==> design/flow/design.v <==
module alu16_top(clk, valA, valB, aluop, sub, lr, cc, result);
	input clk;
	input [15:0] valA, valB;
	input [3:0] aluop;
	input sub, lr;
	output reg [3:0] cc;
	output reg [15:0] result;
	reg [15:0] a_q, b_q;
	reg [3:0] op_q;
	reg sub_q, lr_q;
	wire [3:0] cc_w;
	wire [15:0] result_w;
	ALU alu(.valA(a_q), .valB(b_q), .aluop(op_q), .sub(sub_q), .lr(lr_q), .cc(cc_w), .result(result_w));
	always @(posedge clk) begin
		a_q <= valA;
		b_q <= valB;
		op_q <= aluop;
		sub_q <= sub;
		lr_q <= lr;
		cc <= cc_w;
		result <= result_w;
	end
endmodule

module PG_Gen(A, B, P, G);
	input A, B;
	output P, G;
	assign P = A ^ B;  
	assign G = A & B;  
endmodule
module black_cell(Pin1, Pin2, Gin1, Gin2, P, G);
	input Pin1, Pin2, Gin1, Gin2;
	output P, G;
	assign P = Pin1 & Pin2;
	assign G = Gin2 | (Pin2 & Gin1);
endmodule
module Carry_Gen(P, G, Cin, Cout);
	input P, G, Cin;
	output Cout;
	assign Cout = G | (P & Cin);
endmodule
module KSA(A, B, Cin, Sum, Cout);
	input [15:0] A, B;
	input Cin;
	output [15:0] Sum;
	output Cout;
	wire [15:0] P_st_1, G_st_1, P_A, G_A, P_B, G_B, P_C, G_C, P_D, G_D, P_E, G_E;
	wire [16:1] Carry;
	PG_Gen PG_Gen0(.A(A[0]), .B(B[0]), .P(P_st_1[0]), .G(G_st_1[0]));
	PG_Gen PG_Gen1(.A(A[1]), .B(B[1]), .P(P_st_1[1]), .G(G_st_1[1]));
	PG_Gen PG_Gen2(.A(A[2]), .B(B[2]), .P(P_st_1[2]), .G(G_st_1[2]));
	PG_Gen PG_Gen3(.A(A[3]), .B(B[3]), .P(P_st_1[3]), .G(G_st_1[3]));
	PG_Gen PG_Gen4(.A(A[4]), .B(B[4]), .P(P_st_1[4]), .G(G_st_1[4]));
	PG_Gen PG_Gen5(.A(A[5]), .B(B[5]), .P(P_st_1[5]), .G(G_st_1[5]));
	PG_Gen PG_Gen6(.A(A[6]), .B(B[6]), .P(P_st_1[6]), .G(G_st_1[6]));
	PG_Gen PG_Gen7(.A(A[7]), .B(B[7]), .P(P_st_1[7]), .G(G_st_1[7]));
	PG_Gen PG_Gen8(.A(A[8]), .B(B[8]), .P(P_st_1[8]), .G(G_st_1[8]));
	PG_Gen PG_Gen9(.A(A[9]), .B(B[9]), .P(P_st_1[9]), .G(G_st_1[9]));
	PG_Gen PG_Gen10(.A(A[10]), .B(B[10]), .P(P_st_1[10]), .G(G_st_1[10]));
	PG_Gen PG_Gen11(.A(A[11]), .B(B[11]), .P(P_st_1[11]), .G(G_st_1[11]));
	PG_Gen PG_Gen12(.A(A[12]), .B(B[12]), .P(P_st_1[12]), .G(G_st_1[12]));
	PG_Gen PG_Gen13(.A(A[13]), .B(B[13]), .P(P_st_1[13]), .G(G_st_1[13]));
	PG_Gen PG_Gen14(.A(A[14]), .B(B[14]), .P(P_st_1[14]), .G(G_st_1[14]));
	PG_Gen PG_Gen15(.A(A[15]), .B(B[15]), .P(P_st_1[15]), .G(G_st_1[15]));
	black_cell BC_A0(.Pin2(P_st_1[0]), .Gin2(G_st_1[0]), .Pin1(1'b0), .Gin1(Cin), .P(P_A[0]), .G(G_A[0]));
	black_cell BC_A1(.Pin2(P_st_1[1]), .Gin2(G_st_1[1]), .Pin1(P_st_1[0]), .Gin1(G_st_1[0]), .P(P_A[1]), .G(G_A[1]));
	black_cell BC_A2(.Pin2(P_st_1[2]), .Gin2(G_st_1[2]), .Pin1(P_st_1[1]), .Gin1(G_st_1[1]), .P(P_A[2]), .G(G_A[2]));
	black_cell BC_A3(.Pin2(P_st_1[3]), .Gin2(G_st_1[3]), .Pin1(P_st_1[2]), .Gin1(G_st_1[2]), .P(P_A[3]), .G(G_A[3]));
	black_cell BC_A4(.Pin2(P_st_1[4]), .Gin2(G_st_1[4]), .Pin1(P_st_1[3]), .Gin1(G_st_1[3]), .P(P_A[4]), .G(G_A[4]));
	black_cell BC_A5(.Pin2(P_st_1[5]), .Gin2(G_st_1[5]), .Pin1(P_st_1[4]), .Gin1(G_st_1[4]), .P(P_A[5]), .G(G_A[5]));
	black_cell BC_A6(.Pin2(P_st_1[6]), .Gin2(G_st_1[6]), .Pin1(P_st_1[5]), .Gin1(G_st_1[5]), .P(P_A[6]), .G(G_A[6]));
	black_cell BC_A7(.Pin2(P_st_1[7]), .Gin2(G_st_1[7]), .Pin1(P_st_1[6]), .Gin1(G_st_1[6]), .P(P_A[7]), .G(G_A[7]));
	black_cell BC_A8(.Pin2(P_st_1[8]), .Gin2(G_st_1[8]), .Pin1(P_st_1[7]), .Gin1(G_st_1[7]), .P(P_A[8]), .G(G_A[8]));
	black_cell BC_A9(.Pin2(P_st_1[9]), .Gin2(G_st_1[9]), .Pin1(P_st_1[8]), .Gin1(G_st_1[8]), .P(P_A[9]), .G(G_A[9]));
	black_cell BC_A10(.Pin2(P_st_1[10]), .Gin2(G_st_1[10]), .Pin1(P_st_1[9]), .Gin1(G_st_1[9]), .P(P_A[10]), .G(G_A[10]));
	black_cell BC_A11(.Pin2(P_st_1[11]), .Gin2(G_st_1[11]), .Pin1(P_st_1[10]), .Gin1(G_st_1[10]), .P(P_A[11]), .G(G_A[11]));
	black_cell BC_A12(.Pin2(P_st_1[12]), .Gin2(G_st_1[12]), .Pin1(P_st_1[11]), .Gin1(G_st_1[11]), .P(P_A[12]), .G(G_A[12]));
	black_cell BC_A13(.Pin2(P_st_1[13]), .Gin2(G_st_1[13]), .Pin1(P_st_1[12]), .Gin1(G_st_1[12]), .P(P_A[13]), .G(G_A[13]));
	black_cell BC_A14(.Pin2(P_st_1[14]), .Gin2(G_st_1[14]), .Pin1(P_st_1[13]), .Gin1(G_st_1[13]), .P(P_A[14]), .G(G_A[14]));
	black_cell BC_A15(.Pin2(P_st_1[15]), .Gin2(G_st_1[15]), .Pin1(P_st_1[14]), .Gin1(G_st_1[14]), .P(P_A[15]), .G(G_A[15]));
	black_cell BC_B1(.Pin2(P_A[1]), .Gin2(G_A[1]), .Pin1(1'b0), .Gin1(Cin), .P(P_B[1]), .G(G_B[1]));
	black_cell BC_B2(.Pin2(P_A[2]), .Gin2(G_A[2]), .Pin1(P_A[0]), .Gin1(G_A[0]), .P(P_B[2]), .G(G_B[2]));
	black_cell BC_B3(.Pin2(P_A[3]), .Gin2(G_A[3]), .Pin1(P_A[1]), .Gin1(G_A[1]), .P(P_B[3]), .G(G_B[3]));
	black_cell BC_B4(.Pin2(P_A[4]), .Gin2(G_A[4]), .Pin1(P_A[2]), .Gin1(G_A[2]), .P(P_B[4]), .G(G_B[4]));
	black_cell BC_B5(.Pin2(P_A[5]), .Gin2(G_A[5]), .Pin1(P_A[3]), .Gin1(G_A[3]), .P(P_B[5]), .G(G_B[5]));
	black_cell BC_B6(.Pin2(P_A[6]), .Gin2(G_A[6]), .Pin1(P_A[4]), .Gin1(G_A[4]), .P(P_B[6]), .G(G_B[6]));
	black_cell BC_B7(.Pin2(P_A[7]), .Gin2(G_A[7]), .Pin1(P_A[5]), .Gin1(G_A[5]), .P(P_B[7]), .G(G_B[7]));
	black_cell BC_B8(.Pin2(P_A[8]), .Gin2(G_A[8]), .Pin1(P_A[6]), .Gin1(G_A[6]), .P(P_B[8]), .G(G_B[8]));
	black_cell BC_B9(.Pin2(P_A[9]), .Gin2(G_A[9]), .Pin1(P_A[7]), .Gin1(G_A[7]), .P(P_B[9]), .G(G_B[9]));
	black_cell BC_B10(.Pin2(P_A[10]), .Gin2(G_A[10]), .Pin1(P_A[8]), .Gin1(G_A[8]), .P(P_B[10]), .G(G_B[10]));
	black_cell BC_B11(.Pin2(P_A[11]), .Gin2(G_A[11]), .Pin1(P_A[9]), .Gin1(G_A[9]), .P(P_B[11]), .G(G_B[11]));
	black_cell BC_B12(.Pin2(P_A[12]), .Gin2(G_A[12]), .Pin1(P_A[10]), .Gin1(G_A[10]), .P(P_B[12]), .G(G_B[12]));
	black_cell BC_B13(.Pin2(P_A[13]), .Gin2(G_A[13]), .Pin1(P_A[11]), .Gin1(G_A[11]), .P(P_B[13]), .G(G_B[13]));
	black_cell BC_B14(.Pin2(P_A[14]), .Gin2(G_A[14]), .Pin1(P_A[12]), .Gin1(G_A[12]), .P(P_B[14]), .G(G_B[14]));
	black_cell BC_B15(.Pin2(P_A[15]), .Gin2(G_A[15]), .Pin1(P_A[13]), .Gin1(G_A[13]), .P(P_B[15]), .G(G_B[15]));
	black_cell BC_C3(.Pin2(P_B[3]), .Gin2(G_B[3]), .Pin1(1'b0), .Gin1(Cin), .P(P_C[3]), .G(G_C[3]));
	black_cell BC_C4(.Pin2(P_B[4]), .Gin2(G_B[4]), .Pin1(P_A[0]), .Gin1(G_A[0]), .P(P_C[4]), .G(G_C[4]));
	black_cell BC_C5(.Pin2(P_B[5]), .Gin2(G_B[5]), .Pin1(P_B[1]), .Gin1(G_B[1]), .P(P_C[5]), .G(G_C[5]));
	black_cell BC_C6(.Pin2(P_B[6]), .Gin2(G_B[6]), .Pin1(P_B[2]), .Gin1(G_B[2]), .P(P_C[6]), .G(G_C[6]));
	black_cell BC_C7(.Pin2(P_B[7]), .Gin2(G_B[7]), .Pin1(P_B[3]), .Gin1(G_B[3]), .P(P_C[7]), .G(G_C[7]));
	black_cell BC_C8(.Pin2(P_B[8]), .Gin2(G_B[8]), .Pin1(P_B[4]), .Gin1(G_B[4]), .P(P_C[8]), .G(G_C[8]));
	black_cell BC_C9(.Pin2(P_B[9]), .Gin2(G_B[9]), .Pin1(P_B[5]), .Gin1(G_B[5]), .P(P_C[9]), .G(G_C[9]));
	black_cell BC_C10(.Pin2(P_B[10]), .Gin2(G_B[10]), .Pin1(P_B[6]), .Gin1(G_B[6]), .P(P_C[10]), .G(G_C[10]));
	black_cell BC_C11(.Pin2(P_B[11]), .Gin2(G_B[11]), .Pin1(P_B[7]), .Gin1(G_B[7]), .P(P_C[11]), .G(G_C[11]));
	black_cell BC_C12(.Pin2(P_B[12]), .Gin2(G_B[12]), .Pin1(P_B[8]), .Gin1(G_B[8]), .P(P_C[12]), .G(G_C[12]));
	black_cell BC_C13(.Pin2(P_B[13]), .Gin2(G_B[13]), .Pin1(P_B[9]), .Gin1(G_B[9]), .P(P_C[13]), .G(G_C[13]));
	black_cell BC_C14(.Pin2(P_B[14]), .Gin2(G_B[14]), .Pin1(P_B[10]), .Gin1(G_B[10]), .P(P_C[14]), .G(G_C[14]));
	black_cell BC_C15(.Pin2(P_B[15]), .Gin2(G_B[15]), .Pin1(P_B[11]), .Gin1(G_B[11]), .P(P_C[15]), .G(G_C[15]));
	black_cell BC_D7(.Pin2(P_C[7]), .Gin2(G_C[7]), .Pin1(1'b0), .Gin1(Cin), .P(P_D[7]), .G(G_D[7]));
	black_cell BC_D8(.Pin2(P_C[8]), .Gin2(G_C[8]), .Pin1(P_A[0]), .Gin1(G_A[0]), .P(P_D[8]), .G(G_D[8]));
	black_cell BC_D9(.Pin2(P_C[9]), .Gin2(G_C[9]), .Pin1(P_B[1]), .Gin1(G_B[1]), .P(P_D[9]), .G(G_D[9]));
	black_cell BC_D10(.Pin2(P_C[10]), .Gin2(G_C[10]), .Pin1(P_B[2]), .Gin1(G_B[2]), .P(P_D[10]), .G(G_D[10]));
	black_cell BC_D11(.Pin2(P_C[11]), .Gin2(G_C[11]), .Pin1(P_C[3]), .Gin1(G_C[3]), .P(P_D[11]), .G(G_D[11]));
	black_cell BC_D12(.Pin2(P_C[12]), .Gin2(G_C[12]), .Pin1(P_C[4]), .Gin1(G_C[4]), .P(P_D[12]), .G(G_D[12]));
	black_cell BC_D13(.Pin2(P_C[13]), .Gin2(G_C[13]), .Pin1(P_C[5]), .Gin1(G_C[5]), .P(P_D[13]), .G(G_D[13]));
	black_cell BC_D14(.Pin2(P_C[14]), .Gin2(G_C[14]), .Pin1(P_C[6]), .Gin1(G_C[6]), .P(P_D[14]), .G(G_D[14]));
	black_cell BC_D15(.Pin2(P_C[15]), .Gin2(G_C[15]), .Pin1(P_C[7]), .Gin1(G_C[7]), .P(P_D[15]), .G(G_D[15]));
	black_cell BC_E15(.Pin2(P_D[15]), .Gin2(G_D[15]), .Pin1(1'b0), .Gin1(Cin), .P(P_E[15]), .G(G_E[15]));
	Carry_Gen carry_1(.P(P_A[0]), .G(G_A[0]), .Cin(Cin), .Cout(Carry[1]));
	Carry_Gen carry_2(.P(P_B[1]), .G(G_B[1]), .Cin(Cin), .Cout(Carry[2]));
	Carry_Gen carry_3(.P(P_B[2]), .G(G_B[2]), .Cin(Cin), .Cout(Carry[3]));
	Carry_Gen carry_4(.P(P_C[3]), .G(G_C[3]), .Cin(Cin), .Cout(Carry[4]));
	Carry_Gen carry_5(.P(P_C[4]), .G(G_C[4]), .Cin(Cin), .Cout(Carry[5]));
	Carry_Gen carry_6(.P(P_C[5]), .G(G_C[5]), .Cin(Cin), .Cout(Carry[6]));
	Carry_Gen carry_7(.P(P_C[6]), .G(G_C[6]), .Cin(Cin), .Cout(Carry[7]));
	Carry_Gen carry_8(.P(P_D[7]), .G(G_D[7]), .Cin(Cin), .Cout(Carry[8]));
	Carry_Gen carry_9(.P(P_D[8]), .G(G_D[8]), .Cin(Cin), .Cout(Carry[9]));
	Carry_Gen carry_10(.P(P_D[9]), .G(G_D[9]), .Cin(Cin), .Cout(Carry[10]));
	Carry_Gen carry_11(.P(P_D[10]), .G(G_D[10]), .Cin(Cin), .Cout(Carry[11]));
	Carry_Gen carry_12(.P(P_D[11]), .G(G_D[11]), .Cin(Cin), .Cout(Carry[12]));
	Carry_Gen carry_13(.P(P_D[12]), .G(G_D[12]), .Cin(Cin), .Cout(Carry[13]));
	Carry_Gen carry_14(.P(P_D[13]), .G(G_D[13]), .Cin(Cin), .Cout(Carry[14]));
	Carry_Gen carry_15(.P(P_D[14]), .G(G_D[14]), .Cin(Cin), .Cout(Carry[15]));
	Carry_Gen carry_16(.P(P_D[15]), .G(G_D[15]), .Cin(Cin), .Cout(Carry[16]));
	assign Sum[0] = Cin ^ P_st_1[0];
	assign Sum[1] = Carry[1] ^ P_st_1[1];
	assign Sum[2] = Carry[2] ^ P_st_1[2];
	assign Sum[3] = Carry[3] ^ P_st_1[3];
	assign Sum[4] = Carry[4] ^ P_st_1[4];
	assign Sum[5] = Carry[5] ^ P_st_1[5];
	assign Sum[6] = Carry[6] ^ P_st_1[6];
	assign Sum[7] = Carry[7] ^ P_st_1[7];
	assign Sum[8] = Carry[8] ^ P_st_1[8];
	assign Sum[9] = Carry[9] ^ P_st_1[9];
	assign Sum[10] = Carry[10] ^ P_st_1[10];
	assign Sum[11] = Carry[11] ^ P_st_1[11];
	assign Sum[12] = Carry[12] ^ P_st_1[12];
	assign Sum[13] = Carry[13] ^ P_st_1[13];
	assign Sum[14] = Carry[14] ^ P_st_1[14];
	assign Sum[15] = Carry[15] ^ P_st_1[15];
	assign Cout = Carry[16];
endmodule
module Shifter(shift, lr, in, out);
	input [3:0] shift;
	input lr;
	input [15:0] in;
	output [15:0] out;
	wire [15:0] st1, st2, st3;
	assign st1 = shift[0]? (lr? {in[14:0], 1'b0}:{in[15], in[15:1]}) : in[15:0];
	assign st2 = shift[1]? (lr? {st1[13:0], 2'b00}:{st1[15], st1[15], st1[15:2]}) : st1[15:0];
	assign st3 = shift[2]? (lr? {st2[11:0], 4'b0000}:{st2[15], st2[15], st2[15], st2[15], st2[15:4]}) : st2[15:0];
	assign out = shift[3]? 
	(lr? {st3[7:0], 8'b00000000}:{st3[15], st3[15], st3[15], st3[15], st3[15], st3[15], st3[15], st3[15], st3[15:8]}) : st3[15:0];
endmodule
module LShifter(shift, lr, in, out);
	input [3:0] shift;
	input lr;
	input [15:0] in;
	output [15:0] out;
	wire [15:0] st1, st2, st3;
	assign st1 = shift[0]? (lr? {in[14:0], 1'b0}:{1'b0, in[15:1]}) : in[15:0];
	assign st2 = shift[1]? (lr? {st1[13:0], 2'b00}:{2'b00, st1[15:2]}) : st1[15:0];
	assign st3 = shift[2]? (lr? {st2[11:0], 4'b0000}:{4'b0000, st2[15:4]}) : st2[15:0];
	assign out = shift[3]? 
	(lr? {st3[7:0], 8'b00000000}:{8'b00000000, st3[15:8]}) : st3[15:0];
endmodule
module Rotator(shift, lr, in, out);
	input [3:0] shift;
	input lr;
	input [15:0] in;
	output [15:0] out;
	wire [15:0] st1, st2, st3;
	assign st1 = shift[0]? (lr? {in[14:0], in[15]}:{in[0], in[15:1]}) : in[15:0];
	assign st2 = shift[1]? (lr? {st1[13:0], st1[15:14]}:{st1[1:0], st1[15:2]}) : st1[15:0];
	assign st3 = shift[2]? (lr? {st2[11:0], st2[15:12]}:{st2[3:0], st2[15:4]}) : st2[15:0];
	assign out = shift[3]? (lr? {st3[7:0], st3[15:8]}:{st3[7:0], st3[15:8]}) : st3[15:0];
endmodule
module ALU(valA, valB, aluop, sub, lr, cc, result);
	input [15:0] valA;
	input [15:0] valB;
	input [3:0] aluop;  
	input sub;  
	input lr;  
	output [3:0] cc;  
	output [15:0] result;
	wire [15:0] and16b, or16b, not16b, xor16b, ashift_out, lshift_out, rotate_out, add_out, svalB, result;  
	wire shift_co, add_co;
	wire [3:0] cc;
	wire N, Z, C, V;  
	assign and16b = valA & valB;
	assign or16b = valA | valB;
	assign not16b = ~valA;
	assign xor16b = valA ^ valB;
	Shifter arith_shifter(.shift(valB[3:0]), .lr(lr), .in(valA), .out(ashift_out));  
	LShifter logic_shifter(.shift(valB[3:0]), .lr(lr), .in(valA), .out(lshift_out));  
	Rotator rotator(.shift(valB[3:0]), .lr(lr), .in(valA), .out(rotate_out));
	assign svalB = sub ? ~valB : valB;
	KSA ksadder(.A(valA), .B(svalB), .Cin(sub), .Sum(add_out), .Cout(add_co));
	assign result = 
		(aluop == 4'b0000) ? add_out :  
		(aluop == 4'b0001) ? ashift_out :  
		(aluop == 4'b0010) ? lshift_out :  
		(aluop == 4'b0011) ? rotate_out :  
		(aluop == 4'b0100) ? and16b :  
		(aluop == 4'b0101) ? or16b :  
		(aluop == 4'b0110) ? not16b :  
		(aluop == 4'b0111) ? xor16b :  
		16'b0;  
	assign N = result[15];  
	assign Z = ~|result;  
	assign C = (aluop == 4'b0000) & add_co;  
	assign V = ((aluop == 4'b0001) | (aluop == 4'b0010) | (aluop == 4'b0011)) ? 
					lr & (valA > result) : 1'b0;
	assign cc = {N, Z, C, V};
endmodule
==> design/flow/run.sh <==
#!/bin/bash
# the make line also repeats each setting of config.mk as NAME=value (left out here)
make -C /OpenROAD-flow-scripts/flow DESIGN_CONFIG=/design/flow/config.mk WORK_HOME=/design/flow/orfs CLKGATE_MAP_FILE= finish
==> design/flow/config.mk <==
export PLATFORM = sky130hd
export DESIGN_NAME = alu16_top
export DESIGN_NICKNAME = alu16_top
export VERILOG_FILES = /design/flow/design.v
export SDC_FILE = /design/flow/constraint.sdc
export NUM_CORES = 4
export LEC_CHECK = 0
export ABC_AREA = 1
export CAP_MARGIN = 20
export CORE_ASPECT_RATIO = 1.17
export CORE_MARGIN = 2
export CORE_UTILIZATION = 56
export GPL_ROUTABILITY_DRIVEN = 1
export MIN_ROUTING_LAYER = met1
export PLACE_DENSITY_LB_ADDON = 0.14
export SLEW_MARGIN = 20
==> design/flow/constraint.sdc <==
create_clock -name core_clock -period 3.53 [get_ports {clk}]
set_input_delay 0.7060 -clock core_clock [delete_from_list [all_inputs] [get_ports {clk}]]
set_output_delay 0.7060 -clock core_clock [all_outputs]
set_load 0.01 [all_outputs]
==> notes.md, run 1 <==
flow finished, numbers: Synth Warn # 1, Antenna Violating Nets Remaining 0, asr flop ratio synth 0%, Int Pwr 1.618 mW, RSZ-0062 raised after global routing false, MI comb area about 4300 µm², Commonest flop dfxtp_1, Worst Hold End cc[0], tool warnings roughly 42, Min Hold Slack 0.7309 ns, CP max-delay cell dfxtp_1, Latency at later pin 0.34 ns, setup slack, reg-to-reg roughly 0.21 ns, TritonCTS clock tree yes, initial drt markers 641, xor+xnor area frac under 10%, Fmax around 0.30 GHz, H-tree Lvls 3, total leakage power 3.818 nW, Seq group approximately 0.74 mW, synth unique cells between 40 and 50, largest net degree at the start of global routing 34, P_clk between 0.8 and 0.9 mW, Least-Margin Pin Slew a little under 0.6 ns, Hold Crit Depth 3, Clock Tree Buf Depth 2, FF+latch count, synth about 57, mux frac, synth 0%, Hold Crit Class reg2reg, Worst Setup End Kind flop, outcome no timing/DRC/antenna violations, final-report hold violation count 0, Pwr Density 351.9 nW/µm², final worst setup slack around 0.21 ns, wire length per cell about 18 µm, Nets 1151, DP Worst Slack 0.1619 ns, CTS Hold Buffers Added 0, Worst R2R Path Depth 18, cell depth of the worst setup path 18, Top Ports approximately 59, Final Setup Violations 0, max-cap viol count 0, Yosys top cell area share 19.17%, heaviest power group combinational logic, antenna cell count 0, min-delay src op_q[2], worst-path maximum fanout 10, sw frac between 30% and 40%, final wirelength 20.66 mm, count of library flops with an enable pin 0, Worst Setup SP b_q[1], Pre-Repair DR Iteration Count 5, Slew HR roughly three fifths, Logic pwr share approximately 36%, P_sw roughly 0.94 mW, Syn Inst Count 975, Placer Congestion ~1.0, mapped cell area 6011 µm², Worst Skew about 0.009 ns, placement row count about 40, WS Path Type reg2reg, Post-Synth AOI/OAI Area between 10% and 20%, net count after synthesis about 1100, CTS Buf Count 9, critical path's largest stage delay 0.38 ns, die extent in y approximately 120 µm, min Tclk post-route 3.319 ns, vias in the first global route 6189, crit path DRT 3.74 ns, GRT Residual Overflow 0, crit path launch type flop, comb pwr approximately 0.92 mW, Slew Limit Fails 0, FF/Latch Area ~1100 µm², post-DP HPWL about 16 mm, Total Neg Setup Slack 0 ns, filler instances 949, Port-buffer cells 58, Core Box Area roughly 10000 µm², Worst-path clk slew roughly 0.06 ns, Seq pwr share between 20 and 30%, Yosys Chip Area ~6000 µm², DIE AREA between 10000 and 15000 µm², Synth top cell by count nand2_1, initial core utilization 58.02%, Die Wd ~100 µm, via-per-instance ratio ~6, Worst EP arrival about 3.5 ns, peak supply drop ~0.00034 V, most frequent CP cell inv_1, Top logic family simple AND/OR/NAND/NOR gates, DR vias just under 7000, yosys cell count roughly 980, register share after synthesis around a fifth, worst-path cell chain buf_4 > inv_1 > buf_4 > ha_1 > inv_1 > o22ai_1 > a211oi_1 > nand3_1 > nor2_1 > nand2_1 > inv_1 > ha_1 > nand3_1 > o21ai_0 > a31oi_1 > nor2_1 > o21ai_0 > a2111oi_2, DRC 0, Post-synth top cells nand2_1, nand3_1, inv_1, ha_1, dfxtp_1, worst r2r dst cc[0], Clk network pwr share a little over a third, CP Buf/Inv Count 5, Top cells by area nand2_1, dfxtp_1, ha_1, gr usage total about 37%, Post-Synth Simple-Gate Area between 40% and 50%, Area Growth Syn to Fin 20.94%, cell type with the largest total area nand2_1, CP delay by family, top AND-OR/OR-AND gates, initial antenna violation count 0, post-synthesis adder-cell area fraction about an eighth, syn_area_per_cell between 6 and 7 µm², worst setup path end cc[0], critical register-to-register path startpoint b_q[1], first-pass GRT wire length between 30 and 40 mm, part of the cycle the worst path needs 94.02%, clock root buffer clkbuf_16, clk sink count ~57
## metal layers
| layer | part of all wire [%] | up-vias | track usage, % |
|---|---|---|---|
| met5 | 0 | - | 0 |
| met4 | 5.3 | 0 | 19.91 |
| met3 | 8.2 | 80 | 7.419 |
| met2 | 46 | 325 | 59.50 |
| met1 | 41 | 3171 | 45.85 |
| li1 | - | 3381 | - |
## cell type report
| class | instances | share of cell area, % |
|---|---|---|
| multi-input cells | 761 | 58.50 |
| well taps | 126 | 2.169 |
| inverters | 117 | 6.076 |
| clock inverters | 6 | 0.9122 |
| flip-flops and latches | 57 | 15.77 |
| clock buffers | 10 | 3.287 |
| repair buffers | 102 | 13.29 |
## metrics by stage
| stage | cells | utilization (%) | cell area [µm²] | power (mW) |
|---|---|---|---|---|
| after floorplan | 975 | - | 6011 | 1.328 |
| after global placement | 1158 | 66.12 | 6850 | 1.625 |
| after detailed placement | 1158 | 66.12 | 6850 | 1.634 |
| after CTS | 1174 | 69.07 | 7156 | 2.536 |
| after global routing | 1179 | 70.17 | 7269 | 2.706 |
| final | 1179 | 70.17 | 7269 | 2.558 |
## what timing repair did
item,CTS,global route
endpoints found under the setup margin,0,1
endpoints found under the hold margin,0,0
setup buffers,0,4
gates resized,0,16
==> run 2: changes to the inputs <==
- ABC_AREA: 1 -> 0
- CORE_ASPECT_RATIO: 1.17 -> 0.54
- CORE_UTILIZATION: 56 -> 57
- GPL_TIMING_DRIVEN: unset -> 0
- SETUP_SLACK_MARGIN: unset -> 1.23
- SLEW_MARGIN: 20 -> 0
- clock period: 3.53 -> 6.38 ns (I/O delays scaled with it)
==> run 2 against run 1 <==
Compared with the run above:
- global-route usage rose by 14 points
- utilization is 1.4 points lower
- sequential cell count unchanged
- cell count decreased by 7.4%
- area after synthesis up 12%
- non-clock buffer count grew 36
- critical path depth shrank 1
- design area is 9.8% higher
- worst setup slack gained 0.95 ns
- critical path type unchanged
- largest power group unchanged
==> notes.md, run 2 <==
flow finished, numbers: Fmax ~0.19 GHz, Nets between 1000 and 1500, min-delay src b_q[15], post-DP HPWL between 20 and 25 mm, Logic pwr share around 42%, placement row count 29, GR peak layer met1, Placer Congestion approximately 1.2, Worst EP arrival ~5.5 ns, first-pass GRT wire length 47.07 mm, CTS Hold Buffers Added 0, Antenna Violating Nets Remaining 0, Least-Margin Pin Slew ~1.1 ns, part of the cycle the worst path needs 81.74%, TritonCTS clock tree yes, initial antenna violation count 0, P_clk between 0.5 and 0.6 mW, largest net degree at the start of global routing 13, Pwr Density 199.9 nW/µm², Worst Setup End Kind flop, Seq group just over 0.4 mW, post-synthesis adder-cell area fraction 11.92%, asr flop ratio synth 0%, Top cells by area dfxtp_1, ha_1, mux2i_1, worst r2r dst cc[0], comb pwr 0.674 mW, WS Path Type reg2reg, peak supply drop about 0.00018 V, critical register-to-register path startpoint a_q[5], RSZ-0062 raised after global routing false, Syn Inst Count around 850, final-report hold violation count 0, Slew HR 22.93%, worst setup path end cc[0], Int Pwr 0.9447 mW, syn_area_per_cell 7.869 µm², Latency at later pin between 0.3 and 0.4 ns, Post-Synth Simple-Gate Area 16.61%, max-cap viol count 0, DIE AREA around 13000 µm², mapped cell area around 6700 µm², yosys cell count 854, Top Ports between 50 and 60, die extent in y 83.79 µm, register share after synthesis 16.98%, Worst Setup SP a_q[5], worst-path maximum fanout 10, Synth top cell by count a21oi_1, Post-synth top cells a21oi_1, ha_1, nor2_1, inv_1, dfxtp_1, CTS Buf Count 9, P_sw approximately 0.65 mW, cell type with the largest total area dfxtp_1, final wirelength around 32 mm, worst-path cell chain clkbuf_1 > nor2_1 > a211oi_2 > a211oi_1 > or4_1 > a31oi_1 > inv_1 > ha_1 > a21o_1 > a21o_1 > a211o_1 > a21o_1 > a21o_1 > a21oi_1 > o21ai_0 > a211oi_1 > nor2_1, vias in the first global route just under 8000, count of library flops with an enable pin 0, post-route insts no fill 1092, FF+latch count, synth 57, Clock Tree Buf Depth 2, DRC 0, setup slack, reg-to-reg 1.17 ns, Worst Skew about 0.0089 ns, min Tclk post-route around 5.2 ns, Worst Hold End cc[1], DR vias ~8400, initial drt markers 1831, initial core utilization 57.88%, Synth Warn # 1, tool warnings between 40 and 50, GRT met1 Usage between 60 and 70%, heaviest power group combinational logic, xor+xnor area frac between 3 and 4%, GRT Residual Overflow 0, mux frac, synth a little under an eighth, Total Neg Setup Slack 0 ns, H-tree Lvls 3, Post-Synth AOI/OAI Area ~30%, Inst Count DP about 1100, crit path launch type flop, sw frac around two fifths, Yosys Chip Area around 6700 µm², Worst-path clk slew roughly 0.06 ns, Hold Crit Depth 4, Worst R2R Path Depth 17, Top logic family AND-OR/OR-AND gates, total leakage power ~3.3 nW, Die Wd ~150 µm, Pre-Repair DR Iteration Count 13, net count after synthesis approximately 960, Hold Crit Class reg2reg, wire length per cell ~30 µm, Slew Limit Fails 0, clk sink count between 50 and 60, Core Box Area about 12000 µm², Clk network pwr share 32.1%, Final Setup Violations 0, CP delay by family, top AND-OR/OR-AND gates, clock root buffer clkbuf_16, cell depth of the worst setup path 17, Commonest flop dfxtp_1, CP max-delay cell a31oi_1, critical path's largest stage delay 0.69 ns, Seq pwr share between 20% and 30%, CP Buf/Inv Count 2, synth unique cells 84, Area Growth Syn to Fin 18.79%, gr usage total 50.44%, M3 GR Usage 34.86%, crit path DRT roughly 6.6 ns, outcome no timing/DRC/antenna violations, via-per-instance ratio about 7.7, most frequent CP cell a21o_1, Port-buffer cells between 50 and 60, M2 GR Usage roughly 63%, Yosys top cell area share ~17%
==> run 2: layout make-up <==
type                       instances  area [µm²]
antenna                            2       5.005
buffer                            73       431.7
clock buffer                       9       225.2
clock inverter                     7       77.57
fill                             974        3628
inverter                          65       244.0
multi-input combinational        659        5034
sequential                        57        1144
tap                              155       193.9
timing repair buffer              65       628.1
==> run 2: per-layer routing <==
layer / vias to the layer above / wire [µm] / part of all wire [%]
li1: 3334 / - / -
met1: 3864 / 12120 / 37
met2: 974 / 11480 / 35
met3: 245 / 6968 / 22
met4: 6 / 1692 / 5.2
met5: - / 139 / 0.43
==> run 2: through the flow <==
| stage | power (mW) | setup WS [ns] | cell area, µm² | hold WS [ns] | utilization [%] |
|---|---|---|---|---|---|
| 2_1_floorplan | 0.7851 | 2.194 | 6720 | 0.6505 | - |
| 3_3_place_gp | 0.9850 | 0.6202 | 7495 | 0.7765 | 64.55 |
| 3_5_place_dp | 1.002 | 0.5265 | 7500 | 0.8203 | 64.59 |
| 4_1_cts | 1.514 | 1.269 | 7851 | 0.8415 | 67.62 |
| 5_1_grt | 1.622 | 1.212 | 7978 | 0.8836 | 68.71 |
| 6_report | 1.596 | 1.165 | 7983 | 0.8450 | 68.75 |
==> run 2: what timing repair did <==
action | CTS | global route
setup endpoints to repair | 1 | 1
gates resized | 10 | 29
setup buffers | 1 | 4
pin swaps | 1 | 4
==> run 3: changes to the inputs <==
- ABC_AREA: 0 -> 1
- CAP_MARGIN: 20 -> 10
- CORE_ASPECT_RATIO: 0.54 -> unset
- CORE_UTILIZATION: 57 -> 72
- CTS_CLUSTER_DIAMETER: unset -> 54
- CTS_CLUSTER_SIZE: unset -> 10
- GPL_ROUTABILITY_DRIVEN: 1 -> unset
- GPL_TIMING_DRIVEN: 0 -> unset
- MIN_ROUTING_LAYER: met1 -> unset
- PLACE_DENSITY: unset -> 0.4
- PLACE_DENSITY_LB_ADDON: 0.14 -> unset
- SETUP_SLACK_MARGIN: 1.23 -> 0.11
- SLEW_MARGIN: 0 -> 20
- clock period: 6.38 -> 3.78 ns (I/O delays scaled with it)
==> run 3 against run 2 <==
Compared with the run above:
- clock power grew 46%
- utilization grew 16 points
- power grew 44%
- largest cell class unchanged
- still clean
==> notes.md, run 3 <==
flow finished, numbers: final wirelength 21.80 mm, mapped cell area around 6000 µm², DR vias 7459, Yosys Chip Area between 6000 and 7000 µm², clock root buffer clkbuf_8, initial core utilization 73.90%, Top logic family simple AND/OR/NAND/NOR gates, Port-buffer cells 58, Pre-Repair DR Iteration Count 13, GRT Residual Overflow 0, CP Buf/Inv Count 4, worst-path cell chain buf_6 > xor2_1 > ha_1 > inv_1 > o21ai_0 > a21oi_1 > nand2_1 > nand2_1 > nand2_1 > nand2_1 > inv_1 > nor2_1 > nor3_2 > ha_1 > nand4_1 > nor2_1 > inv_1 > nor4b_1 > a2111oi_0, first-pass GRT wire length roughly 34 mm, mux frac, synth 0%, Nets 1125, Worst Skew 0.01558 ns, Slew HR a little under half, Synth Warn # 1, Least-Margin Pin Slew ~0.81 ns, worst r2r dst cc[0], Hold Crit Class reg2reg, yosys cell count about 1000, post-route insts no fill 1132, Worst Setup SP sub_q, Seq pwr share between 30% and 40%, Commonest flop dfxtp_1, CP delay by family, top simple AND/OR/NAND/NOR gates, worst-path maximum fanout 15, final-report hold violation count 0, Seq group a little over 0.7 mW, net count after synthesis 1078, Clock Tree Buf Depth 2, CTS Buf Count 9, Post-synth top cells nand2_1, nand3_1, inv_1, ha_1, dfxtp_1, most frequent CP cell nand2_1, worst setup path end cc[0], setup slack, reg-to-reg between 0.2 and 0.25 ns, Int Pwr approximately 1.4 mW, DRC 0, Slew Limit Fails 0, gr usage total around half, peak supply drop between 0.0002 and 0.0003 V, Syn Inst Count slightly below 1000, Logic pwr share 36.8%, filler instances just under 500, Die Wd 95.37 µm, TritonCTS clock tree yes, CP max-delay cell dfxtp_2, count of library flops with an enable pin 0, Pwr Density 333.3 nW/µm², WS Path Type reg2reg, Worst-path clk slew roughly 0.080 ns, initial antenna violation count 0, crit path launch type flop, P_sw 0.8903 mW, placement row count 33, Worst Setup End Kind flop, asr flop ratio synth 0%, Placer Congestion about 1.1, Post-Synth AOI/OAI Area 12.05%, xor+xnor area frac approximately 2.3%, CTS Hold Buffers Added 0, wire length per cell between 15 and 20 µm, Final Setup Violations 0, Worst EP arrival roughly 3.8 ns, die extent in y between 90 and 100 µm, cell depth of the worst setup path 19, Fmax 0.2805 GHz, Area Growth Syn to Fin 15.05%, register share after synthesis 18.98%, total leakage power between 3 and 4 nW, Synth top cell by count nand2_1, post-DP HPWL ~15 mm, DIE AREA roughly 9100 µm², post-synthesis adder-cell area fraction between 10% and 20%, sw frac slightly below 40%, Post-Synth Simple-Gate Area about 42%, clk sink count about 57, outcome no timing/DRC/antenna violations, vias in the first global route roughly 6800, part of the cycle the worst path needs 94.31%, Antenna Violating Nets Remaining 0, initial drt markers approximately 1300, crit path DRT between 4 and 5 ns, Clk network pwr share between 30% and 40%, Latency at later pin ~0.36 ns, min-delay src op_q[2], syn_area_per_cell approximately 6.2 µm², antenna cell count 0, H-tree Lvls 3, largest net degree at the start of global routing 37, comb pwr between 0.8 and 0.9 mW, synth unique cells a little over 40, Hold Crit Depth 3, via-per-instance ratio around 6.6, cell type with the largest total area nand2_1, Inst Count DP 1115, Worst R2R Path Depth 19, tool warnings approximately 44, Top cells by area nand2_1, dfxtp_1, ha_1, Worst Hold End cc[0], max-cap viol count 0, Yosys top cell area share 19.17%, Core Box Area 8134 µm², RSZ-0062 raised after global routing false, Top Ports around 59, Total Neg Setup Slack 0 ns, P_clk approximately 0.75 mW, critical path's largest stage delay 0.41 ns, heaviest power group combinational logic, critical register-to-register path startpoint sub_q, FF+latch count, synth between 50 and 60, min Tclk post-route 3.565 ns
==> run 3: layout make-up <==
cell class / count / area (µm²) / area share (%)
clock buffer: 11 / 141.4 / 2.045
clock inverter: 5 / 102.6 / 1.484
inverter: 117 / 439.2 / 6.351
multi-input combinational: 761 / 4230 / 61.17
sequential: 57 / 1147 / 16.59
tap: 105 / 131.4 / 1.900
timing repair buffer: 76 / 723.2 / 10.46
==> run 3: routing by layer <==
metal | vias up | share of wire [%] | GRT usage [%]
met5 | - | 0 | 0
met4 | 0 | 8.3 | 32.86
met3 | 238 | 16 | 19.45
met2 | 683 | 42 | 74.94
met1 | 3224 | 34 | 57.95
li1 | 3314 | - | -
==> run 3: metrics by stage <==
| step | util [%] | instance area, µm² | power (mW) | setup slack, ns | hold WS (ns) |
|---|---|---|---|---|---|
| finish | 85.02 | 6915 | 2.305 | 0.2150 | 0.7743 |
| CTS | 84.56 | 6878 | 2.234 | 0.2252 | 0.7424 |
| global route | 85.02 | 6915 | 2.391 | 0.1105 | 0.8430 |
| global placement | 81.56 | 6634 | 1.455 | 0.4741 | 0.6696 |
| floorplan | - | 6011 | 1.241 | 0.3529 | 0.5424 |
| detailed placement | 81.56 | 6634 | 1.497 | 0.2814 | 0.6982 |
==> run 3: repair_timing <==
item,in CTS,in global routing
endpoints found under the setup margin,0,1
resized,0,11
buffers inserted,0,1
==> run 4: changes to the inputs <==
- CAP_MARGIN: 10 -> 20
- CTS_CLUSTER_DIAMETER: 54 -> 392
- CTS_CLUSTER_SIZE: 10 -> 100
- PLACE_DENSITY: 0.4 -> 0.78
- SETUP_SLACK_MARGIN: 0.11 -> unset
- clock period: 3.78 -> 3.04 ns (I/O delays scaled with it)
==> run 4 against run 3 <==
Compared with the run above:
- the run now fails in 5_1_grt
- area after synthesis stayed put
- synthesized cell count stayed put
- die size unchanged
==> notes.md, run 4 <==
run metrics: initial core utilization approximately 74%, count of library flops with an enable pin 0, clk sink count approximately 57, Syn Inst Count just under 1000, Top Ports 59, gr usage total between 80 and 90%, yosys cell count a little under 1000, post-synthesis adder-cell area fraction 13.32%, placement row count 33, Top logic family simple AND/OR/NAND/NOR gates, Yosys Chip Area between 6000 and 7000 µm², Yosys top cell area share approximately a fifth, Placer Congestion ~1.2, outcome aborted with a tool error, Synth Warn # 1, synth unique cells a little over 40, die extent in y approximately 95 µm, H-tree Lvls 3, first error [ERROR GRT-0116] Global routing finished with congestion. Check the congestion regions in the DRC Viewer., cell type with the largest total area nand2_1, GRT Residual Overflow 290, Top cells by area nand2_1, dfxtp_1, ha_1, Port-buffer cells between 50 and 60, mux frac, synth 0%, FF+latch count, synth approximately 57, Post-Synth AOI/OAI Area 12.05%, Die Wd 95.37 µm, Core Box Area about 8100 µm², asr flop ratio synth 0%, clock root buffer clkbuf_8, xor+xnor area frac 2.331%, Inst Count DP 1188, post-DP HPWL ~19 mm, CTS Buf Count 9, mapped cell area 6011 µm², DP Worst Slack -0.5091 ns, Synth top cell by count nand2_1, register share after synthesis approximately a fifth, syn_area_per_cell approximately 6 µm², Failed at 5_1_grt, Post-Synth Simple-Gate Area between 40 and 50%, Post-synth top cells nand2_1, nand3_1, inv_1, ha_1, dfxtp_1, DIE AREA around 9100 µm², net count after synthesis about 1100, Commonest flop dfxtp_1, Clock Tree Buf Depth 2
run 4: repair_timing:
| action | 4_1_cts |
|---|---|
| resized | 67 |
| buffers inserted | 14 |
| hold buffers | 0 |
| endpoints found under the setup margin | 2 |
| pin swaps | 35 |
| cloned | 0 |
run 4: through the flow:
stage | util, % | area, µm²
2_1_floorplan | - | 6026
3_3_place_gp | 89.00 | 7239
3_5_place_dp | 89.00 | 7239
4_1_cts | 96.12 | 7819
run 4: layer usage:
metal | track usage [%] | overflow
met4 | 100.7 | 103
met1 | 82.64 | 3
met5 | 38.69 | 1
met3 | 71.54 | 4
met2 | 106.8 | 179
==> run 5: changes to the inputs <==
- PLACE_DENSITY: 0.78 -> unset
- TNS_END_PERCENT: unset -> 5
- clock period: 3.04 -> 3.02 ns (I/O delays scaled with it)
==> run 5 against run 4 <==
Compared with the run above:
- the flow again stops in 5_1_grt
- area after synthesis is the same
- synthesized cell count stayed put
- die size did not move
==> notes.md, run 5 <==
run metrics: register share after synthesis a little under a fifth, xor+xnor area frac 2.331%, post-DP HPWL roughly 19 mm, Die Wd around 95 µm, synth unique cells roughly 40, asr flop ratio synth 0%, count of library flops with an enable pin 0, Synth top cell by count nand2_1, gr usage total between 80% and 90%, die extent in y roughly 95 µm, syn_area_per_cell 6.165 µm², H-tree Lvls 3, Yosys Chip Area between 6000 and 7000 µm², post-synthesis adder-cell area fraction about an eighth, mux frac, synth 0%, Top Ports about 59, outcome aborted with a tool error, Post-Synth AOI/OAI Area 12.05%, Synth Warn # 1, Port-buffer cells about 58, placed inst area about 7300 µm², clock root buffer clkbuf_8, Top logic family simple AND/OR/NAND/NOR gates, clk sink count approximately 57, mapped cell area 6011 µm², Post-Synth Simple-Gate Area 42.40%, Top cells by area nand2_1, dfxtp_1, ha_1, first error [ERROR GRT-0116] Global routing finished with congestion. Check the congestion regions in the DRC Viewer., initial core utilization around three quarters, CTS Buf Count 9, Failed at 5_1_grt, GRT Residual Overflow between 300 and 400, Syn Inst Count around 980, Placer Congestion about 1.2, DIE AREA approximately 9100 µm², cell type with the largest total area nand2_1, net count after synthesis between 1000 and 1500, placement row count 33, CTS Hold Buffers Added 0, yosys cell count a little under 1000, Clock Tree Buf Depth 2, Core Box Area about 8100 µm², Commonest flop dfxtp_1, Yosys top cell area share 19.17%, FF+latch count, synth ~57, Post-synth top cells nand2_1, nand3_1, inv_1, ha_1, dfxtp_1
run 5: stage by stage:
step / TNS (ns) / hold slack (ns) / instances / power (mW) / setup WS, ns
after floorplan: 0 / 0.5424 / 975 / 1.558 / 0.03203
after detailed placement: -0.5687 / 0.7434 / 1197 / 2.070 / -0.5687
after global placement: -0.1713 / 0.6543 / 1197 / 1.979 / -0.1713
after CTS: -0.2720 / 0.6840 / 1223 / 3.017 / -0.2720
run 5: timing repair:
| item | CTS |
|---|---|
| buffers inserted | 10 |
| pin swaps | 30 |
| setup endpoints to repair | 1 |
| gates resized | 63 |
| cloned | 0 |
| endpoints found under the hold margin | 0 |
run 5: metal layers:
metal  global-route usage (%)  overflow
met5                    36.31         1
met4                    98.57       107
met3                    72.73         5
met2                    108.3       207
met1                    85.49         8
==> run 6: changes to the inputs <==
- CORE_ASPECT_RATIO: unset -> 1.17
- CORE_UTILIZATION: 72 -> 40
- CTS_CLUSTER_DIAMETER: 392 -> unset
- CTS_CLUSTER_SIZE: 100 -> unset
- GPL_ROUTABILITY_DRIVEN: unset -> 0
- MIN_ROUTING_LAYER: unset -> met1
- PLACE_DENSITY_LB_ADDON: unset -> 0.09
- SETUP_SLACK_MARGIN: unset -> 1.23
- TNS_END_PERCENT: 5 -> unset
- clock period: 3.02 -> 6.38 ns (I/O delays scaled with it)
==> run 6 against run 5 <==
Compared with the run above:
- now clean on timing, DRC and antenna
- synthesized cell count unchanged
- area after synthesis unchanged
- die size increased by 76%
==> notes.md, run 6 <==
flow finished, numbers: outcome no timing/DRC/antenna violations, post-CTS sizing 0, setup slack, reg-to-reg 2.26 ns, CTS Buf Count 9, part of the cycle the worst path needs ~65%, wire length per cell between 15 and 20 µm, gr usage total a little over a quarter, clk sink count between 50 and 60, Commonest flop dfxtp_1, DRC 0, peak supply drop between 0.00015 and 0.0002 V, min Tclk post-route just over 4 ns, Int Pwr approximately 0.94 mW, Clk network pwr share around two fifths, CTS Hold Buffers Added 0, Synth Warn # 1, CP Buf/Inv Count 1, count of library flops with an enable pin 0, Inst Count DP around 1200, vias in the first global route around 6100, cell depth of the worst setup path 16, Worst EP arrival between 4 and 5 ns, FF+latch count, synth approximately 57, Top cells by area nand2_1, dfxtp_1, ha_1, net count after synthesis 1078, worst setup path end cc[0], DIE AREA about 16000 µm², filler instances 1569, P_clk 0.550 mW, FF/Latch Area between 1000 and 1500 µm², Hold Crit Depth 3, GRT Residual Overflow 0, placement row count between 40 and 50, total leakage power about 3.6 nW, Worst Setup End Kind flop, initial core utilization about two fifths, max-cap viol count 0, first-pass GRT wire length 33.17 mm, postcts setup bufs 0, synth unique cells a little over 40, Worst-path clk slew around 0.050 ns, Seq group approximately 0.42 mW, Clock Tree Buf Depth 2, Fmax about 0.24 GHz, CP delay by family, top simple AND/OR/NAND/NOR gates, register share after synthesis about a fifth, syn_area_per_cell between 6 and 7 µm², cell type with the largest total area nand2_1, mux frac, synth 0%, via-per-instance ratio ~5.4, H-tree Lvls 3, Post-synth top cells nand2_1, nand3_1, inv_1, ha_1, dfxtp_1, Slew Limit Fails 0, Hold Crit Class reg2reg, worst-path maximum fanout 25, Slew HR between 20% and 30%, Nets 1112, Core Box Area 14710 µm², post-DP HPWL about 16 mm, Latency at later pin 0.34 ns, RSZ-0062 raised after global routing false, Worst Hold End cc[0], Worst Skew between 0.008 and 0.009 ns, final-report hold violation count 0, tool warnings between 40 and 50, Seq pwr share between 20 and 30%, Top Ports a little under 60, critical register-to-register path startpoint b_q[2], largest net degree at the start of global routing 37, post-synthesis adder-cell area fraction 13.32%, Port-buffer cells just under 60, CP max-delay cell nor2_2, WS Path Type reg2reg, Syn Inst Count 975, M3 GR Usage under 10%, Synth top cell by count nand2_1, Logic pwr share around 32%, Yosys Chip Area 6011 µm², Die Wd approximately 120 µm, sw frac about a third, Post-Synth AOI/OAI Area ~12%, Worst R2R Path Depth 16, MI comb area roughly 4200 µm², crit path DRT between 6 and 7 ns, Worst Setup SP b_q[2], yosys cell count ~980, Antenna Violating Nets Remaining 0, DR vias ~6600, Pre-Repair DR Iteration Count 5, mapped cell area 6011 µm², final wirelength ~21 mm, Least-Margin Pin Slew about 1.1 ns, crit path launch type flop, heaviest power group clock, Pwr Density 205.5 nW/µm², Total Neg Setup Slack 0 ns, worst r2r dst cc[0], Post-Synth Simple-Gate Area a little over two fifths, initial antenna violation count 0, initial drt markers 616, post-route insts no fill between 1000 and 1500, GR peak layer met2, clock root buffer clkbuf_16, GRT met1 Usage around a third, Yosys top cell area share a little under a fifth, comb pwr roughly 0.47 mW, Final Setup Violations 0, Area Growth Syn to Fin 16.49%, worst-path cell chain clkinv_1 > nor2_2 > nand3_1 > nand3_1 > nand2_1 > nand2_1 > nand2_1 > nand4_1 > nor2_2 > ha_1 > nand3_1 > o21ai_0 > a31oi_1 > nor2_1 > o21ai_0 > a2111oi_0, die extent in y ~140 µm, xor+xnor area frac around 2.3%, critical path's largest stage delay between 0.8 and 0.9 ns, asr flop ratio synth 0%, TritonCTS clock tree yes, antenna cell count 0, Top logic family simple AND/OR/NAND/NOR gates, min-delay src op_q[3], P_sw around 0.50 mW, M2 GR Usage 44.67%
## run 6: metal layers
metal / vias to the layer above / wire [µm] / share of wire, %
met5: - / 0 / 0
met4: 0 / 796 / 3.8
met3: 55 / 1536 / 7.4
met2: 271 / 9677 / 46
met1: 2996 / 8879 / 43
li1: 3289 / - / -
## run 6: final cells by class
class / count / area share (%)
clock buffer: 11 / 3.324
clock inverter: 5 / 1.483
inverter: 117 / 6.272
multi-input combinational: 761 / 60.22
sequential: 57 / 16.30
tap: 200 / 3.574
timing repair buffer: 63 / 8.828
## run 6: metrics by stage
stage               hold slack [ns]  cell area, µm²  utilization (%)  worst slack [ns]  power [mW]
global route                 0.7689            7002            47.59             1.830       1.530
detailed placement           0.7248            6663            45.28             2.251      0.8895
floorplan                    0.5424            6011                -             2.953      0.7350
finish                       0.7566            7002            47.59             2.260       1.439
global placement             0.7350            6663            45.28             2.249      0.8895
CTS                          0.7304            6999            47.57             2.230       1.446
==> run 7: changes to the inputs <==
- ABC_AREA: 1 -> 0
- CORE_UTILIZATION: 40 -> 58
- GPL_ROUTABILITY_DRIVEN: 0 -> 1
- PLACE_DENSITY_LB_ADDON: 0.09 -> 0.14
- TNS_END_PERCENT: unset -> 5
==> run 7 against run 6 <==
Compared with the run above:
- still clean on timing, DRC and antenna
- clock skew grew 0.0079 ns
- combinational power up about 20%
- utilization grew 19 points
- count of clock-buffer cells in the layout down 1
- first-iteration DRC count grew 52%
- design area rose by 7.5%
- register-to-register slack worse by 0.78 ns
- critical endpoint unchanged
==> notes.md, run 7 <==
flow finished, numbers: initial core utilization between 50% and 60%, Top logic family AND-OR/OR-AND gates, GRT Residual Overflow 0, net count after synthesis ~960, Pwr Density between 200 and 250 nW/µm², count of library flops with an enable pin 0, Logic pwr share roughly 37%, syn_area_per_cell between 7 and 8 µm², Worst Skew around 0.016 ns, Nets 967, antenna cell count 0, most frequent CP cell a21o_1, DR vias between 7000 and 8000, setup slack, reg-to-reg 1.48 ns, filler instances roughly 910, Antenna Violating Nets Remaining 0, yosys cell count around 850, DIE AREA 12470 µm², Worst Setup End Kind flop, CP delay by family, top AND-OR/OR-AND gates, Top cells by area dfxtp_1, ha_1, mux2i_1, Die Wd slightly above 100 µm, Post-Synth AOI/OAI Area 29.32%, post-DP HPWL around 20 mm, via-per-instance ratio roughly 7.6, largest net degree at the start of global routing roughly 86, RSZ-0062 raised after global routing false, worst r2r dst cc[0], vias in the first global route approximately 7400, heaviest power group combinational logic, max-cap viol count 0, critical path's largest stage delay around 0.6 ns, worst setup path end cc[0], worst-path cell chain buf_4 > nand2_1 > o22ai_1 > a21o_1 > and2_1 > nor3_1 > o221ai_1 > inv_1 > ha_1 > a21o_1 > a21o_1 > a211o_1 > a21o_1 > a21o_1 > a21oi_1 > o21ai_0 > a211oi_1 > nor2_1, gr usage total 45.22%, post-synthesis adder-cell area fraction between 10% and 20%, TritonCTS clock tree yes, sw frac 39.01%, Yosys Chip Area slightly below 7000 µm², Worst EP arrival approximately 5.1 ns, DRC 0, Slew Limit Fails 0, Yosys top cell area share roughly 17%, Post-Synth Simple-Gate Area about 17%, crit path launch type flop, xor+xnor area frac between 3 and 4%, Seq pwr share 29.5%, Seq group about 0.45 mW, peak supply drop 0.0001693 V, Post-synth top cells a21oi_1, ha_1, nor2_1, inv_1, dfxtp_1, Hold Crit Depth 4, cell depth of the worst setup path 18, CP max-delay cell dfxtp_1, Placer Congestion around 1.1, first-pass GRT wire length between 40 and 50 mm, Commonest flop dfxtp_1, initial antenna violation count 0, final-report hold violation count 0, P_clk about 0.5 mW, min-delay src b_q[15], critical register-to-register path startpoint b_q[1], wire length per cell approximately 28 µm, worst-path maximum fanout 34, comb pwr roughly 0.56 mW, die extent in y about 120 µm, Area Growth Syn to Fin 12.03%, Worst R2R Path Depth 18, Worst Hold End cc[1], CTS Hold Buffers Added 0, Pre-Repair DR Iteration Count 11, H-tree Lvls 3, Final Setup Violations 0, Min Hold Slack slightly below 0.9 ns, mux frac, synth 11.95%, Int Pwr ~0.92 mW, synth unique cells 84, Core Box Area 11300 µm², clk sink count approximately 57, Latency at later pin ~0.35 ns, FF+latch count, synth ~57, Fmax 0.2042 GHz, Synth Warn # 1, cell type with the largest total area dfxtp_1, WS Path Type reg2reg, Syn Inst Count ~850, Clk network pwr share between 30% and 40%, outcome no timing/DRC/antenna violations, initial drt markers between 900 and 1000, tool warnings around 43, Top Ports ~60, Worst Setup SP b_q[1], CTS Buf Count 9, Clock Tree Buf Depth 2, Hold Crit Class reg2reg, placement row count 42, Worst-path clk slew around 0.070 ns, min Tclk post-route a little under 5 ns, Synth top cell by count a21oi_1, total leakage power between 3 and 4 nW, crit path DRT approximately 6.6 ns, Total Neg Setup Slack 0 ns, mapped cell area 6720 µm², part of the cycle the worst path needs between 70% and 80%, Least-Margin Pin Slew 0.9730 ns, final wirelength between 20 and 30 mm, register share after synthesis 16.98%, Port-buffer cells 58, CP Buf/Inv Count 2, asr flop ratio synth 0%, Slew HR between 30% and 40%, clock root buffer clkbuf_16, P_sw approximately 0.6 mW
## run 7: cell type report
| class | count | area (µm²) | share of cell area (%) |
|---|---|---|---|
| Tap cell | 154 | 192.7 | 2.559 |
| Inverter | 65 | 244.0 | 3.241 |
| Multi-Input combinational cell | 659 | 4936 | 65.56 |
| Sequential cell | 57 | 1151 | 15.29 |
| Clock buffer | 10 | 239.0 | 3.174 |
| Clock inverter | 6 | 67.56 | 0.8975 |
| Timing Repair Buffer | 72 | 698.2 | 9.274 |
## run 7: per-stage QoR
stage / instance area (µm²) / setup WS, ns / std cells / util (%) / power (mW)
after global routing: 7528 / 1.317 / 1023 / 66.63 / 1.554
final: 7528 / 1.482 / 1023 / 66.63 / 1.514
after global placement: 7198 / 1.634 / 1006 / 63.71 / 0.9463
after floorplan: 6720 / 2.194 / 854 / - / 0.7851
after detailed placement: 7198 / 1.501 / 1006 / 63.71 / 0.9645
after CTS: 7505 / 1.440 / 1022 / 66.42 / 1.477
## run 7: what timing repair did
item                                   in CTS  in global routing
setup buffers                               0                  1
setup endpoints to repair                   0                  1
resized                                     0                  2
endpoints found under the hold margin       0                  0
## run 7: metal layers
layer	routed length [µm]	GRT usage (%)	vias to the layer above	share of wire [%]
met5	0	0	-	0
met4	2403	33.78	0	8.4
met3	3966	12.51	229	14
met2	12560	72.39	765	44
met1	9786	51.69	3555	34
li1	-	-	3190	-
==> run 8: changes to the inputs <==
- ABC_AREA: 0 -> unset
- CORE_ASPECT_RATIO: 1.17 -> unset
- CORE_UTILIZATION: 58 -> 71
- CTS_CLUSTER_DIAMETER: unset -> 57
- CTS_CLUSTER_SIZE: unset -> 64
- GPL_ROUTABILITY_DRIVEN: 1 -> unset
- MIN_ROUTING_LAYER: met1 -> unset
- PLACE_DENSITY_LB_ADDON: 0.14 -> 0.25
- SETUP_SLACK_MARGIN: 1.23 -> -0.3
- TNS_END_PERCENT: 5 -> unset
- clock period: 6.38 -> 3.98 ns (I/O delays scaled with it)
==> run 8 against run 7 <==
Compared with the run above:
- the flow now stops in 5_1_grt
- synthesized cell count unchanged
- area after synthesis unchanged
- die size down 18%
==> notes.md, run 8 <==
run metrics: outcome aborted with a tool error, Failed at 5_1_grt, first error [ERROR GRT-0232] Routing congestion too high. Check the congestion heatmap in the GUI., cell type with the largest total area dfxtp_1, Post-Synth Simple-Gate Area ~17%, Post-synth top cells a21oi_1, ha_1, nor2_1, inv_1, dfxtp_1, FF+latch count, synth about 57, DIE AREA 10260 µm², Top Ports between 50 and 60, initial core utilization between 70% and 80%, placement row count 35, die extent in y between 100 and 150 µm, Commonest flop dfxtp_1, Syn Inst Count roughly 850, syn_area_per_cell about 8 µm², placed inst area 7920 µm², net count after synthesis roughly 960, mapped cell area approximately 6700 µm², asr flop ratio synth 0%, Synth Warn # 1, Port-buffer cells 58, clk sink count between 50 and 60, Top cells by area dfxtp_1, ha_1, mux2i_1, synth unique cells 84, Top logic family AND-OR/OR-AND gates, post-DP HPWL 20.85 mm, H-tree Lvls 3, mux frac, synth approximately an eighth, GRT Residual Overflow ~160, register share after synthesis between 10% and 20%, DP Worst Slack -0.2344 ns, post-synthesis adder-cell area fraction roughly an eighth, yosys cell count about 850, Core Box Area 9196 µm², Yosys Chip Area 6720 µm², postcts setup bufs 0, Die Wd just over 100 µm, Post-Synth AOI/OAI Area roughly 30%, Yosys top cell area share 16.98%, CTS Buf Count 9, Placer Congestion approximately 1.3, Synth top cell by count a21oi_1, clock root buffer clkbuf_8, xor+xnor area frac 3.649%, count of library flops with an enable pin 0, Clock Tree Buf Depth 2, gr usage total a little over 80%
run 8: through the flow:
stage	hold slack (ns)	std cells	util, %	TNS, ns
floorplan	0.6505	854	-	-0.2058
CTS	0.8341	1074	88.69	-0.2849
detailed placement	0.8005	1058	86.12	-0.2344
global placement	0.7724	1058	86.12	0
run 8: repair_timing:
action	in CTS
hold buffers	0
setup endpoints to repair	1
resized	3
run 8: per-layer routing:
layer | global-route usage [%] | GRT overflow
met1 | 80.34 | 5
met2 | 97.35 | 80
met3 | 67.70 | 9
met4 | 88.88 | 68
met5 | 27.88 | 2
==> run 9: changes to the inputs <==
- CORE_UTILIZATION: 71 -> 57
- CTS_CLUSTER_DIAMETER: 57 -> unset
- CTS_CLUSTER_SIZE: 64 -> unset
- PLACE_DENSITY_LB_ADDON: 0.25 -> unset
- SETUP_SLACK_MARGIN: -0.3 -> 0.93
- clock period: 3.98 -> 3.45 ns (I/O delays scaled with it)
==> run 9 against run 8 <==
Compared with the run above:
- synthesized cell count unchanged
- die size increased by 24%
- the run again fails in 5_1_grt
- area after synthesis is the same
==> notes.md, run 9 <==
run metrics: CTS Hold Buffers Added 0, outcome aborted with a tool error, Inst Count DP about 1300, Die Wd 112.6 µm, asr flop ratio synth 0%, Top cells by area dfxtp_1, ha_1, mux2i_1, clk sink count between 50 and 60, Core Box Area 11470 µm², Post-synth top cells a21oi_1, ha_1, nor2_1, inv_1, dfxtp_1, Synth top cell by count a21oi_1, first error [ERROR GRT-0232] Routing congestion too high. Check the congestion heatmap in the GUI., placement row count 39, H-tree Lvls 3, Yosys top cell area share around 17%, post-DP HPWL 22.98 mm, GRT Residual Overflow 5, FF+latch count, synth ~57, DIE AREA 12670 µm², Failed at 5_1_grt, initial core utilization 58.60%, Commonest flop dfxtp_1, DP Worst Slack -0.4849 ns, Clock Tree Buf Depth 2, mapped cell area 6720 µm², Top Ports around 59, Yosys Chip Area just under 7000 µm², register share after synthesis between 10% and 20%, synth unique cells between 80 and 90, mux frac, synth 11.95%, clock root buffer clkbuf_16, gr usage total 71.39%, Top logic family AND-OR/OR-AND gates, die extent in y between 100 and 150 µm, net count after synthesis approximately 960, cell type with the largest total area dfxtp_1, Placer Congestion between 1 and 1.5, post-synthesis adder-cell area fraction a little under an eighth, syn_area_per_cell 7.869 µm², CTS Buf Count 9, Post-Synth Simple-Gate Area 16.61%, Port-buffer cells slightly below 60, yosys cell count between 800 and 900, Synth Warn # 1, xor+xnor area frac under 10%, Post-Synth AOI/OAI Area between 20% and 30%, count of library flops with an enable pin 0, Syn Inst Count around 850
==> run 9: stage by stage <==
step	utilization, %	instance area (µm²)
after global placement	80.53	9235
after detailed placement	80.53	9235
after floorplan	-	6824
after CTS	86.91	9966
==> run 9: repair_timing <==
item,4_1_cts
pin swaps,24
buffers inserted,16
setup endpoints to repair,13
gates resized,62
==> run 9: layer usage <==
metal  track usage (%)  GRT overflow
met5             20.39             0
met3             54.27             0
met4             66.34             2
met2             89.22             3
met1             73.49             0
==> run 10: changes to the inputs <==
- ABC_AREA: unset -> 1
- CAP_MARGIN: 20 -> 0
- CORE_ASPECT_RATIO: unset -> 1.17
- CORE_UTILIZATION: 57 -> 58
- GPL_ROUTABILITY_DRIVEN: unset -> 1
- HOLD_SLACK_MARGIN: unset -> 0.08
- MIN_ROUTING_LAYER: unset -> met1
- SETUP_SLACK_MARGIN: 0.93 -> -0.07
- clock period: 3.45 -> 2.87 ns (I/O delays scaled with it)
==> run 10 against run 9 <==
Compared with the run above:
- synthesized cell count is 14% higher
- area after synthesis fell by 11%
- die size is 12% lower
- the layout now fails its checks (negative setup slack)
==> notes.md, run 10 <==
flow finished, numbers: sw frac 37.60%, mapped cell area approximately 6000 µm², via-per-instance ratio 6.247, Worst R2R Path Depth 19, xor+xnor area frac approximately 2.3%, Top Ports around 59, count of library flops with an enable pin 0, Post-Synth Simple-Gate Area a little over two fifths, Slew HR between 50% and 60%, Post-Synth AOI/OAI Area about 12%, DP Worst Slack -0.5665 ns, gr usage total approximately 45%, Worst Skew 0.01699 ns, total leakage power 4.466 nW, max-cap viol count 0, GRT Residual Overflow 0, Worst-path clk slew 0.07 ns, cell depth of the worst setup path 19, initial core utilization about three fifths, WS Path Type reg2reg, initial drt markers 1165, FF/Latch Area 1150 µm², Synth top cell by count nand2_1, first-pass GRT wire length 39.41 mm, placement row count about 40, MI comb area around 4500 µm², Least-Margin Pin Slew 0.6547 ns, part of the cycle the worst path needs 122.5%, final worst setup slack -0.6470 ns, worst-path cell chain buf_6 > xor2_1 > ha_1 > a21oi_2 > o21ai_4 > nand2_2 > nand2_1 > nand2_1 > nand2_1 > o21ai_0 > a21oi_1 > nor3_2 > ha_1 > nand2_1 > inv_1 > o21ai_0 > nand2_1 > o21ai_1 > a2111oi_2, Area Growth Syn to Fin 40.57%, Int Pwr between 2 and 2.5 mW, P_clk 1.20 mW, Post-synth top cells nand2_1, nand3_1, inv_1, ha_1, dfxtp_1, outcome failed layout checks, clk sink count 57, Worst Setup SP sub_q, CP max-delay cell dfxtp_4, layout violations negative setup slack, Yosys top cell area share a little under a fifth, Inst Count DP 1281, vias in the first global route 7876, final-report hold violation count 0, crit path DRT between 3 and 4 ns, die extent in y around 110 µm, Pwr Density about 430 nW/µm², critical path's largest stage delay between 0.3 and 0.4 ns, P_sw roughly 1.4 mW, Clk network pwr share 32.9%, yosys cell count 975, Worst Setup End Kind flop, crit path launch type flop, TritonCTS clock tree yes, worst r2r dst cc[0], Top logic family simple AND/OR/NAND/NOR gates, Hold Crit Depth 1, post-DP HPWL ~18 mm, min-delay src valA[2], peak supply drop 0.0004983 V, mux frac, synth 0%, FF+latch count, synth 57, net count after synthesis ~1100, Worst Hold End a_q[2], Final Setup Violations 2, tool warnings between 40 and 50, Worst EP arrival roughly 3.7 ns, largest net degree at the start of global routing 24, asr flop ratio synth 0%, post-route insts no fill approximately 1300, antenna cell count 0, post-synthesis adder-cell area fraction between 10% and 20%, final wirelength roughly 26 mm, clock root buffer clkbuf_16, Die Wd 98.12 µm, heaviest power group combinational logic, Port-buffer cells around 58, Seq pwr share between 20% and 30%, comb pwr around 1.5 mW, critical register-to-register path startpoint sub_q, Clock Tree Buf Depth 2, DIE AREA 11200 µm², worst-path maximum fanout 4, Fmax 0.2843 GHz, Antenna Violating Nets Remaining 0, Hold Crit Class in2reg, Yosys Chip Area 6011 µm², Logic pwr share 42.0%, H-tree Lvls 3, Nets about 1300, CTS Buf Count 9, RSZ-0062 raised after global routing true, syn_area_per_cell between 6 and 7 µm², Slew Limit Fails 0, synth unique cells just over 40, Pre-Repair DR Iteration Count 6, Commonest flop dfxtp_1, DRC 0, Syn Inst Count between 900 and 1000, Latency at later pin around 0.36 ns, Seq group 0.914 mW, most frequent CP cell nand2_1, Core Box Area ~10000 µm², DR vias 8152, Synth Warn # 1, min Tclk post-route approximately 3.5 ns, CP delay by family, top AND-OR/OR-AND gates, cell type with the largest total area nand2_1, wire length per cell around 20 µm, worst setup path end cc[0], setup slack, reg-to-reg -0.65 ns, CP Buf/Inv Count 2, Top cells by area nand2_1, dfxtp_1, ha_1, filler instances 654, initial antenna violation count 0, Placer Congestion around 1.1, CTS Hold Buffers Added 0, register share after synthesis between 10% and 20%
## run 10: through the flow
stage          power (mW)  util [%]  setup TNS, ns  hold slack, ns  instance area [µm²]
6_report            3.651     83.17        -0.8570          0.6545                 8449
5_1_grt             3.790     83.17         -1.215          0.6690                 8449
4_1_cts             3.490     81.12        -0.3268          0.6586                 8242
3_5_place_dp        2.255     76.87        -0.5665          0.8152                 7810
3_3_place_gp        2.211     76.87        -0.4392          0.7810                 7810
2_1_floorplan       1.648         -       -0.06426          0.5424                 6060
## run 10: metal layers
| metal | vias up | routed length [µm] | track usage (%) |
|---|---|---|---|
| li1 | 3613 | - | - |
| met3 | 242 | 3228 | 11.97 |
| met5 | - | 0 | 0 |
| met2 | 661 | 11590 | 73.52 |
| met1 | 3636 | 8809 | 50.34 |
| met4 | 0 | 2565 | 33.33 |
## run 10: cell type report
type / count / share of cell area [%]
clock inverters: 7 / 1.125
well taps: 126 / 1.866
clock buffers: 9 / 2.665
repair buffers: 228 / 22.72
inverters: 117 / 5.227
multi-input cells: 761 / 52.79
flip-flops and latches: 57 / 13.61
## run 10: repair_timing
item | in CTS | in global routing
endpoints found under the hold margin | 0 | 0
buffers inserted | 5 | 2
setup endpoints to repair | 1 | 1
pin swaps | 13 | 18
cloned | 0 | 1
gates resized | 21 | 43
Power and IR drop assume default switching activity.
